// axis_matmul2x2
module axis_matmul2x2(
    input                       clk             ,
    input                       rst             ,
    input                       s_axis_tvalid   ,
    input     [31 : 0]          s_axis_tdata    ,
    input                       s_axis_tlast    ,
    output                      s_axis_tready   ,
    output                      m_axis_tvalid   ,
    output    [31 : 0]          m_axis_tdata    ,
    output                      m_axis_tlast    ,
    input                       m_axis_tready   
);
make LEC_CHECK=0 ABC_AREA=1 CAP_MARGIN=20 CORE_ASPECT_RATIO=1.34 CORE_MARGIN=2 CORE_UTILIZATION=72 CTS_CLUSTER_DIAMETER=133 CTS_CLUSTER_SIZE=10 HOLD_SLACK_MARGIN=0.29 PLACE_DENSITY=0.79 SLEW_MARGIN=20 TNS_END_PERCENT=5 finish   # period 4.1 ns
run.sh (not shown) runs the stock make flow with config.mk's settings and CLKGATE_MAP_FILE=.
The baseline completed and failed the layout checks on setup timing.
Then changed:
--- a/flow/config.mk
+++ b/flow/config.mk
@@ -8,11 +8,8 @@
 export ABC_AREA = 1
 export CAP_MARGIN = 20
-export CORE_ASPECT_RATIO = 1.34
 export CORE_MARGIN = 2
 export CORE_UTILIZATION = 72
-export CTS_CLUSTER_DIAMETER = 133
-export CTS_CLUSTER_SIZE = 10
+export CTS_CLUSTER_SIZE = 49
 export HOLD_SLACK_MARGIN = 0.29
 export PLACE_DENSITY = 0.79
 export SLEW_MARGIN = 20
-export TNS_END_PERCENT = 5
==> flow/constraint.sdc (replaced) <==
create_clock -name core_clock -period 4.82 [get_ports {clk}]
set_input_delay 0.9640 -clock core_clock [delete_from_list [all_inputs] [get_ports {clk}]]
set_output_delay 0.9640 -clock core_clock [all_outputs]
set_load 0.01 [all_outputs]
Result: The new run ran to the end with violations: setup timing. Synthesized cell count stays the same. Via count is lower by 1.0%. Setup slack is better by 700 ps. Final area stays flat. Global-route usage is lower by 0.22 points. Final cell count barely changes. Hold slack is better by 4.6 ps. Non-clock buffer count is lower by 11. Clock power is lower by 12%. Fmax is lower by 0.39%.
Then changed:
--- a/flow/config.mk
+++ b/flow/config.mk
@@ -10,6 +10,4 @@
 export CORE_MARGIN = 2
 export CORE_UTILIZATION = 72
-export CTS_CLUSTER_SIZE = 49
-export HOLD_SLACK_MARGIN = 0.29
-export PLACE_DENSITY = 0.79
+export PLACE_DENSITY_LB_ADDON = 0.19
 export SLEW_MARGIN = 20
==> flow/constraint.sdc (replaced) <==
create_clock -name core_clock -period 4.77 [get_ports {clk}]
set_input_delay 0.9540 -clock core_clock [delete_from_list [all_inputs] [get_ports {clk}]]
set_output_delay 0.9540 -clock core_clock [all_outputs]
set_load 0.01 [all_outputs]
After rerunning: The new run completed and failed the layout checks on setup timing; final area is about the same; maximum frequency fell by 0.85%; total power increases by 1.5%; first-iteration DRC count rose by 43%; utilization is about the same; final cell count hardly moves.

* * *

Starting RTL as in the previous note.
==> flow/config.mk <==
export PLATFORM = sky130hd
export DESIGN_NAME = axis_matmul2x2
export DESIGN_NICKNAME = axis_matmul2x2
export VERILOG_FILES = /design/flow/design.v
export SDC_FILE = /design/flow/constraint.sdc
export NUM_CORES = 4
export LEC_CHECK = 0
export ABC_AREA = 1
export CAP_MARGIN = 0
export CORE_MARGIN = 2
export CORE_UTILIZATION = 72
export CTS_CLUSTER_DIAMETER = 209
export SETUP_SLACK_MARGIN = -0.44
export SLEW_MARGIN = 20
==> flow/constraint.sdc <==
create_clock -name core_clock -period 4.53 [get_ports {clk}]
set_input_delay 0.9060 -clock core_clock [delete_from_list [all_inputs] [get_ports {clk}]]
set_output_delay 0.9060 -clock core_clock [all_outputs]
set_load 0.01 [all_outputs]
The baseline completed, yet does not pass: setup timing.
==> next run, changes <==
Settings changed: ABC_AREA 1 to not set, CAP_MARGIN 0 to 20, CORE_UTILIZATION 72 to 40, CTS_CLUSTER_DIAMETER 209 to not set, SETUP_SLACK_MARGIN -0.44 to not set.
Clock period 4.53 ns to 7.5 ns, I/O delays scaled along.
=> The new run completed with no timing, DRC or antenna violations. Sequential power goes down by well over a third. Count of clock-buffer cells in the layout rises by 14. Routed wire length fell by about a fifth.
==> next run, changes <==
Clock period 7.5 ns to 7.65 ns, I/O delays scaled along.
The new run completed without violations.
Worst hold slack improves by 0.0032 ns.
Clock power went down by a little under a tenth.
Count of clock-buffer cells in the layout goes down by 9.
Die size stays the same.

* * *

Setup of run A:
axis_matmul2x2 again, from the RTL that the note above started with.
export LEC_CHECK = 0
export CAP_MARGIN = 20
export CELL_PAD_IN_SITES_DETAIL_PLACEMENT = 1
export CELL_PAD_IN_SITES_GLOBAL_PLACEMENT = 3
export CORE_MARGIN = 10
export CORE_UTILIZATION = 47
export GPL_ROUTABILITY_DRIVEN = 0
export MIN_ROUTING_LAYER = met2
export PLACE_DENSITY = 0.87
export SLEW_MARGIN = 20
export TNS_END_PERCENT = 85
create_clock -name core_clock -period 11.8 [get_ports {clk}]
Edits applied to the flow inputs when going from run A to run B:
Settings: a change of CELL_PAD_IN_SITES_GLOBAL_PLACEMENT from 3 to 1; a change of CORE_MARGIN from 10 to 2; a deleted GPL_ROUTABILITY_DRIVEN that had been 0; a deleted MIN_ROUTING_LAYER that had been met2; a deleted CELL_PAD_IN_SITES_DETAIL_PLACEMENT that had been 1; a change of the clock period (ns, I/O delays scaled along) from 11.8 to 7.83.
--- outcome ---
- Area occupied by registers: run A vs run B, no meaningful difference
- In the reports for run B and run A, the larger count of plain and timing-repair buffers belongs to run A.
- | minimum clock period after layout | run B vs run A | 0.050 ns lower |
- Against run A, run B reports a die boundary width that is lower.
- Taking run A as the reference point, the wire length of run B falls by 18%.
- Diff run B..run A | final worst hold slack | negligible
- Compared with run A, run B is the more power-hungry design.
- Delta (run B minus run A): endpoint required time on the critical path shrank by 3.90 ns; via count shrank by 3829; setup slack of the critical path after layout shrank by 3.92 ns.
The following lists how run C was set up differently from run B:
Settings: PLACE_DENSITY removed (was 0.87); TNS_END_PERCENT removed (was 85); CORE_UTILIZATION changed from 47 to 72; CELL_PAD_IN_SITES_GLOBAL_PLACEMENT removed (was 1); the clock period (ns, I/O delays scaled along) changed from 7.83 to 9.59.
==> results <==
[compare] base=run B new=run C: total met3 wirelength after detailed routing climbed 390 µm; clock buffer instance count of the final layout decreased 11; switching power summed over all nets decreased about 16%. Finished layout cell area for run C: 83 µm² down relative to run B. Compared to run B, run C was floorplanned on a smaller die. Run C vs run B: fmax down. On area share of buffers outside the clock network, run C and run B are neck and neck. | met2 capacity usage during global routing | run C vs run B | 20 points higher |.
### run C -> run D
Settings: CORE_UTILIZATION changed from 72 to 68; the clock period (ns, I/O delays scaled along) changed from 9.59 to 5.81.
==> comparison <==
Of run D and run C, just one finished clean: run C. Number of buffers outside the clock class in the layout ends up higher on run D. Compared with run C, in run D depth of the worst hold-timing path flat; clock power climbed about 50%; flop count closely matched the old numbers; combinational share of power moved up. Comparing peak clock frequency supported by timing for run D and run C, the bigger number came from run D. Any difference in final hold slack between run C and run D is small enough to ignore. Run C has a higher effective utilization at floorplan than run D. Against run C, run D reports a global-route usage that is lower. Looking at final period demand of the worst path across both flows, run D is the stronger of the two, with run C trailing.

* * *

run 1:
axis_matmul2x2 again, from the RTL that the note above started with.
clock: 4.1 ns
lec_check: 0
abc_area: 1
cap_margin: 20
core_margin: 2
core_utilization: 72
cts_cluster_size: 49
hold_slack_margin: 0.29
place_density_lb_addon: 0.08
setup_slack_margin: -0.24
slew_margin: 20
The flow for run 1 finished, though final verification flagged setup timing.
Here is what was changed in the inputs of run 2 compared with run 1.
Settings: CORE_ASPECT_RATIO newly set to 0.5; PLACE_DENSITY_LB_ADDON changed from 0.08 to 0.14; SETUP_SLACK_MARGIN changed from -0.24 to 0.91; the clock period (ns, I/O delays scaled along) changed from 4.1 to 4.82.
### Flow results
- Run 2 -> stages 100% | layout checks FAIL | setup timing
- The flow for run 1 finished, though final verification flagged setup timing.
- Run 2 vs run 1, area growth from synthesis to layout went down by 0.85 points.
- Relative to run 1, reported net switching power decreased by 310 uW in run 2.
- Run 2 vs. run 1: count of cells along the worst register-to-register path went down by 1.
- Taking run 1 as the reference, in run 2 global-route met1 utilization has increased, setup slack of the most critical reg-to-reg path has increased, worst hold margin has remained practically unchanged, internal power consumption has decreased.
- Going from run 1 to run 2, total power draw went down by about 17%; sequential portion of the cell area moved up; via count of the first global-routing pass saw a decrease.
--- input diff run 2..run 3 ---
Settings: a deleted ABC_AREA that had been 1; a deleted CTS_CLUSTER_SIZE that had been 49; a deleted SETUP_SLACK_MARGIN that had been 0.91; a change of PLACE_DENSITY_LB_ADDON from 0.14 to 0.0; a deleted HOLD_SLACK_MARGIN that had been 0.29; a deleted CORE_ASPECT_RATIO that had been 0.5; a change of the clock period (ns, I/O delays scaled along) from 4.82 to 5.76.
[summary]
The flow completed for run 3, but it is not clean: the layout still shows setup timing.
Run 3 vs. run 2: total power dropped about 6.5%; highest clock frequency the design can meet climbed about 1.7%.
Looking at share of synthesized cell area in and, or, nand and nor gates across run 2 and run 3, the one that comes out higher is run 2.
Input-level comparison between run 4 and run 3:
Settings: CORE_UTILIZATION: 72 -> 10; PLACE_DENSITY_LB_ADDON: 0.0 -> unset; the clock period (ns, I/O delays scaled along): 5.76 -> 9.59.
--- outcome ---
Run 4 finished every step from synthesis to the final layout, and the layout passed the timing, design-rule and antenna checks.
Worst path setup slack after routing improves in run 4 relative to run 3.
Routed wire length, run 3 and run 4: lower on run 3
All-layer global routing usage was lower in run 4 than in run 3.

* * *

Setup of the previous run:
axis_matmul2x2 again, from the RTL that the note above started with.
clock: 10.0 ns
lec_check: 0
abc_area: 0
cap_margin: 20
cell_pad_in_sites_detail_placement: 2
cell_pad_in_sites_global_placement: 0
core_aspect_ratio: 1.29
core_margin: 5
core_utilization: 52
cts_cluster_diameter: 22
cts_cluster_size: 22
hold_slack_margin: 0.07
min_routing_layer: met2
place_density: 0.47
slew_margin: 10
The previous run: aborted in clock tree synthesis (tool error)
#### Input delta (the current run over the previous run)
Settings: ABC_AREA: 0 -> 1; MIN_ROUTING_LAYER: met2 -> unset; CORE_MARGIN: 5 -> 7; CORE_UTILIZATION: 52 -> 40; CORE_ASPECT_RATIO: 1.29 -> unset; CTS_CLUSTER_SIZE: 22 -> 35; PLACE_DENSITY: 0.47 -> unset; CELL_PAD_IN_SITES_GLOBAL_PLACEMENT: 0 -> unset; CTS_CLUSTER_DIAMETER: 22 -> unset; CELL_PAD_IN_SITES_DETAIL_PLACEMENT: 2 -> unset; the clock period (ns, I/O delays scaled along): 10.0 -> 6.48.
## What came out
The current run: done, clean on timing, DRC and antenna
[compare] base=the previous run new=the current run: height of the die now sits higher; post-detailed-placement half-perimeter wirelength now sits lower; overall die width has increased; synthesized cell count went up.
Relative to the previous run, area fraction in mux cells decreased by 12 points in the current run.
The routability congestion estimate of the previous run and that of the current run are within noise of each other.
The current run does worse than the previous run on area of the placeable core.
Number of distinct library cells after synthesis down 15% in the current run wrt the previous run
Taking the previous run as the reference, in the current run total standard cell area after synthesis moved down; die area moved up.
The current run ended up with a lower worst setup timing slack at the placement stage than the previous run did.

* * *

== oak ==
axis_matmul2x2 again, from the RTL that the note above started with.
clock: 4.8 ns
lec_check: 0
abc_area: 1
cap_margin: 20
core_margin: 2
core_utilization: 68
cts_cluster_size: 17
slew_margin: 20
Complete run, failing final checks: oak, reason negative setup slack.
Input-level comparison between pine and oak:
--- a/flow/config.mk
+++ b/flow/config.mk
@@ -6,8 +6,6 @@
 export NUM_CORES = 4
 export LEC_CHECK = 0
-export ABC_AREA = 1
 export CAP_MARGIN = 20
 export CORE_MARGIN = 2
-export CORE_UTILIZATION = 68
-export CTS_CLUSTER_SIZE = 17
+export CORE_UTILIZATION = 58
 export SLEW_MARGIN = 20
==> flow/constraint.sdc <==
create_clock -name core_clock -period 4.11 [get_ports {clk}]
set_input_delay 0.8220 -clock core_clock [delete_from_list [all_inputs] [get_ports {clk}]]
set_output_delay 0.8220 -clock core_clock [all_outputs]
set_load 0.01 [all_outputs]
--- outcome ---
[pine] flow finished | final checks: failed | reasons: negative setup slack
Of pine and oak, the run reporting the lower setup slack was pine.
In the reports for pine and oak, the larger final cell count belongs to oak.
[pine] wire length on met1 rose about 1% relative to oak
[compare] base=oak new=pine: part of the total power dissipated in the clock network moved down, final cell area excluding filler cells moved up.
Measured against each other, pine and oak differ in adder-cell share of the synthesized area, the lower figure coming from pine.
Compared with oak, pine shows a higher area fraction in mux cells.
| clock period minus worst slack | lower: pine |
## Diff of input files: birch against pine
--- a/flow/config.mk
+++ b/flow/config.mk
@@ -8,4 +8,7 @@
 export CAP_MARGIN = 20
 export CORE_MARGIN = 2
-export CORE_UTILIZATION = 58
+export CORE_UTILIZATION = 70
+export CTS_CLUSTER_SIZE = 40
+export PLACE_DENSITY_LB_ADDON = 0.0
+export SETUP_SLACK_MARGIN = 1.16
 export SLEW_MARGIN = 20
### Flow results
From the logs: birch reached the end of the flow and failed the layout checks with negative setup slack. pine -> birch: die boundary height decreased by a little under 10%. Per the comparison of birch with pine, amount of wire on met3 after detailed routing has increased, first-pass GRT wire length higher, slew of the pin with the lowest slew margin went up. birch gives more via count of the first global-routing pass than pine did. Across both runs, combinational power was higher for birch than for pine. In the metrics for pine and birch, the one carrying the higher total power consumption of the routed design is pine. In the flow results for pine and birch, the post-place instance area is smaller on birch.
Relative to birch, the following input files were edited for maple:
--- a/flow/config.mk
+++ b/flow/config.mk
@@ -8,7 +8,4 @@
 export CAP_MARGIN = 20
 export CORE_MARGIN = 2
-export CORE_UTILIZATION = 70
-export CTS_CLUSTER_SIZE = 40
-export PLACE_DENSITY_LB_ADDON = 0.0
-export SETUP_SLACK_MARGIN = 1.16
+export CORE_UTILIZATION = 41
 export SLEW_MARGIN = 20
==> flow/constraint.sdc <==
create_clock -name core_clock -period 7.16 [get_ports {clk}]
set_input_delay 1.4320 -clock core_clock [delete_from_list [all_inputs] [get_ports {clk}]]
set_output_delay 1.4320 -clock core_clock [all_outputs]
set_load 0.01 [all_outputs]
Notes after the runs:
Of birch and maple, only maple finishes the flow clean.
birch completed end to end; final checks failed (negative setup slack).
Final critical-path required period in maple is 0.41 ns higher than in birch
As of maple, maximum resistive drop on vdd had fallen by more than a quarter compared to birch.
Taking birch as 1.0, maple lands at 0.52 on combinational power.
Between birch and maple, the flow reports wire length decreasing by more than 10%.
Across both runs, part of the total power dissipated in the clock network was higher for maple than for birch.
Sort maple and birch by cell area after layout desc -> top: birch
Mean cell area of the mapped netlist: birch vs maple identical

* * *

axis_matmul2x2 again, from the RTL that the note above started with.
Settings: LEC_CHECK=0, ABC_AREA=1, CAP_MARGIN=40, CORE_ASPECT_RATIO=1.39, CORE_MARGIN=2, CORE_UTILIZATION=72, CTS_CLUSTER_DIAMETER=384, CTS_CLUSTER_SIZE=15, HOLD_SLACK_MARGIN=0.29, PLACE_DENSITY_LB_ADDON=0.14, SETUP_SLACK_MARGIN=0.81, SLEW_MARGIN=20; clock period 3.98 ns.
The first run completed, yet does not pass: negative setup slack.
Edit:
- CORE_ASPECT_RATIO: 1.39 -> unset
- SETUP_SLACK_MARGIN: 0.81 -> -0.27
- clock period: 3.98 -> 5.95 ns (I/O delays scaled with it)
The new run completed and failed the layout checks on negative setup slack.
Global-route usage decreases by 2.3 points.
Worst hold slack is about the same.
Core utilization decreases by 1.5 points.
Edit:
- CAP_MARGIN: 40 -> 20
- CTS_CLUSTER_DIAMETER: 384 -> unset
- CTS_CLUSTER_SIZE: 15 -> 17
- PLACE_DENSITY_LB_ADDON: 0.14 -> 0.1
- SETUP_SLACK_MARGIN: -0.27 -> unset
- clock period: 5.95 -> 4.8 ns (I/O delays scaled with it)
The new run finished but fails on negative setup slack.
Area after synthesis is unchanged.
Register-to-register slack degrades by 1.4 ns.
Hold slack hardly moves.
Sequential share of layout area fell by 0.94 points.
Edit:
- CTS_CLUSTER_SIZE: 17 -> 92
- PLACE_DENSITY_LB_ADDON: 0.1 -> 0.19
- clock period: 4.8 -> 4.47 ns (I/O delays scaled with it)
After rerunning:
- The new run finished but failed the layout checks on negative setup slack
- hold slack is about the same
- power grows by a few percent
- synthesized area is unchanged
- via count grows by a few percent
- routed wire length grows by a few percent
Power is estimated from default activity; no workload was simulated.
